// seq_mult
module seq_mult(d, done, clk, a, b, go, reset);
  parameter n=32, log2n=5;
  output [2*n-1:0] d;
  output reg done;
	input clk;
	input [n-1:0] a, b;
	input go, reset;
	reg c;
	reg [n-1:0] p, q, m;
	reg [log2n:0]count;
	reg [n:0] sum;
	reg [log2n:0] count_n;
	always @(posedge clk, posedge reset)
		if(reset == 1) begin
			done <= 0;
		end
    else if(reset == 0) begin
			if(go) begin
				c <= 0;
        p <= 0;
				q <= a;
				m <= b;
				done <= 0;
				count <= n;
      end
			else if (!done) begin
				if (q[0] == 0) begin
					sum = 0 + p; 
				end
				else begin
					sum = m + p; 
				end
				{c,p,q} <= {sum,q} >> 1;
				count_n = count - 1;
				count <= count_n;
				if (count_n == 0) begin
					done <= 1;
				end
			end
		end
	assign d = {p,q};
endmodule
Size in the first run: roughly 490 cells after synthesis, roughly 100 flip-flops, roughly 130 I/O pins, ~0.0059 mm^2 of cells after synthesis.
clock: 3.3 ns
lec_check: 0
abc_area: 0
cap_margin: 20
cell_pad_in_sites_detail_placement: 1
cell_pad_in_sites_global_placement: 0
core_aspect_ratio: 0.63
core_margin: 2
core_utilization: 40
cts_cluster_diameter: 160
cts_cluster_size: 80
gpl_timing_driven: 0
setup_slack_margin: -0.01
slew_margin: 20
tns_end_percent: 60
run.sh (not shown) runs the stock make flow with config.mk's settings and CLKGATE_MAP_FILE=.
Next try:
Settings changed: ABC_AREA 0 to unset, CELL_PAD_IN_SITES_DETAIL_PLACEMENT 1 to unset, CELL_PAD_IN_SITES_GLOBAL_PLACEMENT 0 to unset, CORE_ASPECT_RATIO 0.63 to unset, CORE_UTILIZATION 40 to 56, CTS_CLUSTER_DIAMETER 160 to 356, CTS_CLUSTER_SIZE 80 to 98, GPL_TIMING_DRIVEN 0 to unset, PLACE_DENSITY set to 0.6, SETUP_SLACK_MARGIN -0.01 to unset, TNS_END_PERCENT 60 to 5.
What happened: The changed run completed with no timing, DRC or antenna violations; area after synthesis stays the same; global-route usage rises by 3.7 points; via count fell by 4.7%.
Next try:
Settings changed: CORE_ASPECT_RATIO set to 0.5, CORE_UTILIZATION 56 to 44, SETUP_SLACK_MARGIN set to 0.93.
Effect: The changed run produced a clean layout. Clock power went up by a quarter to a third. Setup slack is better by 0.27 ns. Final area came out higher by a few percent. Die area goes up by a quarter to a third. Hold slack improves by 0.030 ns. Power came out higher by a little under a tenth. Area after synthesis does not change.
Next try:
Settings changed: ABC_AREA set to 1, CORE_ASPECT_RATIO 0.5 to unset, CORE_UTILIZATION 44 to 40, CTS_CLUSTER_DIAMETER 356 to unset, CTS_CLUSTER_SIZE 98 to 89, GPL_ROUTABILITY_DRIVEN set to 0, PLACE_DENSITY 0.6 to unset, PLACE_DENSITY_LB_ADDON set to 0.15, SETUP_SLACK_MARGIN 0.93 to 0.1, TNS_END_PERCENT 5 to unset.
What happened:
- The new run completed with no timing, DRC or antenna violations
- cell area came out higher by 6.5%
- clock-buffer cell count came out higher by 1
- sequential share of layout area came out lower by 2.4 points
- via count came out higher by 25%
- sequential power hardly moves

---

The RTL this note starts from:
==> flow/design.v <==
module seq_mult(d, done, clk, a, b, go, reset);
  parameter n=32, log2n=5;
  output [2*n-1:0] d;
  output reg done;
	input clk;
	input [n-1:0] a, b;
	input go, reset;
	reg c;
	reg [n-1:0] p, q, m;
	reg [log2n:0]count;
	reg [n:0] sum;
	reg [log2n:0] count_n;
	always @(posedge clk, posedge reset)
		if(reset == 1) begin
			done <= 0;
		end
    else if(reset == 0) begin
			if(go) begin
				c <= 0;
        p <= 0;
				q <= a;
				m <= b;
				done <= 0;
				count <= n;
      end
			else if (!done) begin
				if (q[0] == 0) begin
					sum = 0 + p; 
				end
				else begin
					sum = m + p; 
				end
				{c,p,q} <= {sum,q} >> 1;
				count_n = count - 1;
				count <= count_n;
				if (count_n == 0) begin
					done <= 1;
				end
			end
		end
	assign d = {p,q};
endmodule
clock: 2.3 ns
lec_check: 0
cap_margin: 20
core_margin: 2
core_utilization: 72
cts_cluster_size: 24
place_density_lb_addon: 0.04
setup_slack_margin: 0.69
slew_margin: 20
The starting point did not get past global placement (3_3_place_gp).
Then changed:
--- a/flow/config.mk
+++ b/flow/config.mk
@@ -7,0 +8 @@
+export ABC_AREA = 1
@@ -10,4 +11,2 @@
-export CORE_UTILIZATION = 72
-export CTS_CLUSTER_SIZE = 24
-export PLACE_DENSITY_LB_ADDON = 0.04
-export SETUP_SLACK_MARGIN = 0.69
+export CORE_UTILIZATION = 66
+export PLACE_DENSITY_LB_ADDON = 0.01
==> flow/constraint.sdc (replaced) <==
create_clock -name core_clock -period 2.36 [get_ports {clk}]
set_input_delay 0.4720 -clock core_clock [delete_from_list [all_inputs] [get_ports {clk}]]
set_output_delay 0.4720 -clock core_clock [all_outputs]
set_load 0.01 [all_outputs]
Result: The new run finished with setup timing left. Synthesized cell count goes up by 76%. Synthesized area climbs by about 12%. Die area went up by 21%.
Then changed:
--- a/flow/config.mk
+++ b/flow/config.mk
@@ -8 +7,0 @@
-export ABC_AREA = 1
@@ -11,2 +10 @@
-export CORE_UTILIZATION = 66
-export PLACE_DENSITY_LB_ADDON = 0.01
+export CORE_UTILIZATION = 59
==> flow/constraint.sdc (replaced) <==
create_clock -name core_clock -period 1.65 [get_ports {clk}]
set_input_delay 0.3300 -clock core_clock [delete_from_list [all_inputs] [get_ports {clk}]]
set_output_delay 0.3300 -clock core_clock [all_outputs]
set_load 0.01 [all_outputs]
- The changed run died in global routing (5_1_grt), error GRT-0232
- die size barely changes
- synthesized cell count went down by 43%
- area after synthesis fell by 11%
Then changed:
--- a/flow/config.mk
+++ b/flow/config.mk
@@ -10 +10,2 @@
-export CORE_UTILIZATION = 59
+export CORE_UTILIZATION = 40
+export PLACE_DENSITY = 0.6
==> flow/constraint.sdc (replaced) <==
create_clock -name core_clock -period 2.94 [get_ports {clk}]
set_input_delay 0.5880 -clock core_clock [delete_from_list [all_inputs] [get_ports {clk}]]
set_output_delay 0.5880 -clock core_clock [all_outputs]
set_load 0.01 [all_outputs]
The new run completed with no timing, DRC or antenna violations.
Die area rose by 45%.
Synthesized cell count is unchanged.
Synthesized area does not change.
Power is estimated from default activity; no workload was simulated.
